## exp/quartz
// main
module main(clk, buttons, init_cells, leds, rgb, cols, rows);
Size in the first run: about 1,100 cells after synthesis, ~80 flip-flops, ~12,000 um2 of cells after synthesis.
make LEC_CHECK=0 ABC_AREA=0 CAP_MARGIN=35 CORE_MARGIN=3 CORE_UTILIZATION=40 GPL_TIMING_DRIVEN=0 MAX_ROUTING_LAYER=met5 PLACE_DENSITY=0.6 SETUP_SLACK_MARGIN=-0.22 SLEW_MARGIN=20 TNS_END_PERCENT=25 finish   # period 6.49 ns
run.sh (not shown) runs the stock make flow with config.mk's settings and CLKGATE_MAP_FILE=.
Inputs modified between exp/quartz and exp/garnet:
# exp/quartz
export LEC_CHECK = 0
export ABC_AREA = 0
export CAP_MARGIN = 35
export CORE_MARGIN = 3
export CORE_UTILIZATION = 40
export GPL_TIMING_DRIVEN = 0
export MAX_ROUTING_LAYER = met5
export PLACE_DENSITY = 0.6
export SETUP_SLACK_MARGIN = -0.22
export SLEW_MARGIN = 20
export TNS_END_PERCENT = 25
create_clock -name core_clock -period 6.49 [get_ports {clk}]
# exp/garnet
export LEC_CHECK = 0
export CAP_MARGIN = 20
export CORE_MARGIN = 2
export CORE_UTILIZATION = 65
export SLEW_MARGIN = 20
create_clock -name core_clock -period 5.4 [get_ports {clk}]
## What came out
Going from exp/quartz to exp/garnet, minimum setup slack in the final design lower, clock transition at the registers of the reported paths level, standard cell area after detailed placement went down, number of global-route vias before repair rose 199.
Comparing the two runs side by side, exp/garnet comes out behind exp/quartz on headroom to the max-slew limit.
Against exp/quartz, first-iteration DRC count in exp/garnet came out worse.
Changes in exp/nickel relative to exp/garnet:
# exp/garnet
export LEC_CHECK = 0
export CAP_MARGIN = 20
export CORE_MARGIN = 2
export CORE_UTILIZATION = 65
export SLEW_MARGIN = 20
create_clock -name core_clock -period 5.4 [get_ports {clk}]
# exp/nickel
export LEC_CHECK = 0
export CAP_MARGIN = 20
export CORE_MARGIN = 2
export CORE_UTILIZATION = 40
export PLACE_DENSITY = 0.6
export SLEW_MARGIN = 20
create_clock -name core_clock -period 7.0 [get_ports {clk}]
### Flow results
exp/nickel against exp/garnet: cell area now larger; sequential cell count barely changed; post-detailed-routing wire length increased by 1300 um relative to the old numbers; share of cell area taken by multi-input logic gates fell 0.88 points.
exp/nickel vs. exp/garnet: sequential share of layout area -0.24 points; final worst slack higher; global-route usage fell 9.2 points.
Clock skew came out lower on exp/nickel than on exp/garnet.
In exp/nickel, the met2 demand-to-capacity share in global routing came out 15 points below the value in exp/garnet.
Modified inputs, exp/delta compared to exp/nickel
# exp/nickel
export LEC_CHECK = 0
export CAP_MARGIN = 20
export CORE_MARGIN = 2
export CORE_UTILIZATION = 40
export PLACE_DENSITY = 0.6
export SLEW_MARGIN = 20
create_clock -name core_clock -period 7.0 [get_ports {clk}]
# exp/delta
export LEC_CHECK = 0
export CAP_MARGIN = 20
export CORE_MARGIN = 2
export CORE_UTILIZATION = 40
export PLACE_DENSITY = 0.6
export SLEW_MARGIN = 20
create_clock -name core_clock -period 4.51 [get_ports {clk}]
--- outcome ---
Diff exp/nickel -> exp/delta: largest fanout of any net on the critical path up 6; final non-filler cell total up 6.
exp/delta -> exp/nickel: sequential fraction of total cell area flat
Diff exp/delta and exp/nickel: final critical-path share of the clock period higher in exp/delta
From exp/nickel to exp/delta the numbers moved as follows: worst setup slack went down by 1.72 ns; final instance area now sits higher.

---

Starting RTL as in the previous note.
Design main, start of the top module:
module main(clk, buttons, init_cells, leds, rgb, cols, rows);
parameter game_divider = 8;  
parameter display_divider = 2;  
parameter N = 8;  
parameter M = N + 2;  
initial if (N < 3) $error("N has to be >= 3 to make for interesting patterns.");
initial if (M !== (N+2)) $error("M must N+2=%d, not %d", N+2,M);  
input wire clk;
input wire [1:0] buttons;
logic rst; always_comb rst = buttons[0];  
input wire [N*N-1:0] init_cells;  
output logic [1:0] leds;
output logic [2:0] rgb;
output wire [N-1:0] cols;
output wire [N-1:0] rows;
logic [game_divider:0] game_counter;
logic [display_divider:0] display_counter;
logic rst_game; always_comb rst_game = buttons[0] | buttons[1];
logic step_game;
logic [$clog2(N):0] x;
wire [M*M-1:0] bordered_cells_q;  
wire [M*M-1:0] bordered_cells_d; 
logic [M*M-1:0] bordered_cells_0;  
logic [N*N-1:0] cells_q;  
logic [N*N-1:0] cells_0;  
always_comb begin : io_logic 
    leds[0] = buttons[0] ^ buttons[1];
    leds[1] = buttons[0] & buttons[1];
    rgb[0] = ~( buttons[0] & ~buttons[1]);
    rgb[1] = ~(~buttons[0] &  buttons[1]);
    rgb[2] = ~( buttons[0] &  buttons[1]);
end
led_array_driver #(.ROWS(N), .COLS(N), .N(N)) LED_DRIVER (
  .ena(1'b1),
  .cells(cells_q),
  .x(x),
  .rows(rows[N-1:0]),
  .cols(cols[N-1:0])
);
generate
  genvar r;
  for (r = 0; r < M; r = r + 1) begin : init_rows
    if ((r == 0) || (r == M-1)) begin : border_row
      always_comb bordered_cells_0[M*(r+1)-1:M*r] = 0;
    end else begin : inner_row
      always_comb bordered_cells_0[M*(r+1)-1:M*r] = {1'b0, init_cells[N*r-1:N*(r-1)], 1'b0};
    end
  end
endgenerate
function int cell_index(int i, int j);
  cell_index = M*j + i;
endfunction
generate
  genvar i;
  genvar j;
  for (i = 0; i < M; i = i + 1) begin : cells_x
  ...
Settings: LEC_CHECK=0, ABC_AREA=1, CAP_MARGIN=20, CORE_MARGIN=2, CORE_UTILIZATION=72, CTS_CLUSTER_DIAMETER=48, CTS_CLUSTER_SIZE=73, GPL_ROUTABILITY_DRIVEN=0, PLACE_DENSITY_LB_ADDON=0.02, SLEW_MARGIN=20; clock period 2.55 ns.
The first run stopped in 5_1_grt on DPL-0038.
==> next run, changes <==
==> flow/config.mk (replaced) <==
export PLATFORM = sky130hd
export DESIGN_NAME = main
export DESIGN_NICKNAME = main
export VERILOG_FILES = /design/flow/design.v
export SDC_FILE = /design/flow/constraint.sdc
export NUM_CORES = 4
export LEC_CHECK = 0
export CAP_MARGIN = 20
export CORE_MARGIN = 2
export CORE_UTILIZATION = 72
export CTS_CLUSTER_DIAMETER = 80
export SLEW_MARGIN = 20
==> flow/constraint.sdc (replaced) <==
create_clock -name core_clock -period 3.24 [get_ports {clk}]
set_input_delay 0.6480 -clock core_clock [delete_from_list [all_inputs] [get_ports {clk}]]
set_output_delay 0.6480 -clock core_clock [all_outputs]
set_load 0.01 [all_outputs]
Result: With this change the flow went through all stages and came out clean. Area after synthesis goes up slightly. Die size grows slightly. Synthesized cell count falls by roughly a tenth.
==> next run, changes <==
--- a/flow/config.mk
+++ b/flow/config.mk
@@ -10,3 +10,4 @@
 export CORE_UTILIZATION = 72
-export CTS_CLUSTER_DIAMETER = 80
+export CTS_CLUSTER_DIAMETER = 205
+export PLACE_DENSITY_LB_ADDON = 0.03
 export SLEW_MARGIN = 20
==> flow/constraint.sdc (replaced) <==
create_clock -name core_clock -period 4.52 [get_ports {clk}]
set_input_delay 0.9040 -clock core_clock [delete_from_list [all_inputs] [get_ports {clk}]]
set_output_delay 0.9040 -clock core_clock [all_outputs]
set_load 0.01 [all_outputs]
Effect: The new run completed without violations; routed wire length came out lower by 3.3%; design area came out lower by 4.2%; worst hold slack loses 0.012 ns; clock skew hardly moves; first-iteration DRC count shrinks by 12%; utilization decreases by 3.6 points; clock-buffer cell count came out lower by 2; final cell count fell by about 4.5%.
==> next run, changes <==
--- a/flow/config.mk
+++ b/flow/config.mk
@@ -10,4 +10,5 @@
 export CORE_UTILIZATION = 72
-export CTS_CLUSTER_DIAMETER = 205
-export PLACE_DENSITY_LB_ADDON = 0.03
+export CTS_CLUSTER_DIAMETER = 396
+export CTS_CLUSTER_SIZE = 99
+export PLACE_DENSITY = 0.6
 export SLEW_MARGIN = 20
==> flow/constraint.sdc (replaced) <==
create_clock -name core_clock -period 6.46 [get_ports {clk}]
set_input_delay 1.2920 -clock core_clock [delete_from_list [all_inputs] [get_ports {clk}]]
set_output_delay 1.2920 -clock core_clock [all_outputs]
set_load 0.01 [all_outputs]
- worst hold slack gains 0.015 ns
- via count went down by 1.0%
- worst setup slack improved by 1.3 ns
- register-to-register slack improved by 1.9 ns
- clock skew stays flat
- routed wire length goes down by 0.57%
- count of clock-buffer cells in the layout rose by 2
- global-route usage goes down by 0.13 points
- final area does not change
- synthesized area is unchanged
==> next run, changes <==
--- a/flow/config.mk
+++ b/flow/config.mk
@@ -9,6 +9,5 @@
 export CORE_MARGIN = 2
-export CORE_UTILIZATION = 72
-export CTS_CLUSTER_DIAMETER = 396
-export CTS_CLUSTER_SIZE = 99
+export CORE_UTILIZATION = 40
 export PLACE_DENSITY = 0.6
+export SETUP_SLACK_MARGIN = -0.45
 export SLEW_MARGIN = 20
==> flow/constraint.sdc (replaced) <==
create_clock -name core_clock -period 4.51 [get_ports {clk}]
set_input_delay 0.9020 -clock core_clock [delete_from_list [all_inputs] [get_ports {clk}]]
set_output_delay 0.9020 -clock core_clock [all_outputs]
set_load 0.01 [all_outputs]
First-iteration DRC count is lower by a few percent.
Routed wire length is higher by a few percent.
Flip-flop count is unchanged.
Non-clock buffer count is higher by 7.
Global-route usage is lower by 12 points.
Final area is higher by a few percent.
Cell count is higher by roughly a tenth.
Clock-buffer cell count is lower by 2.
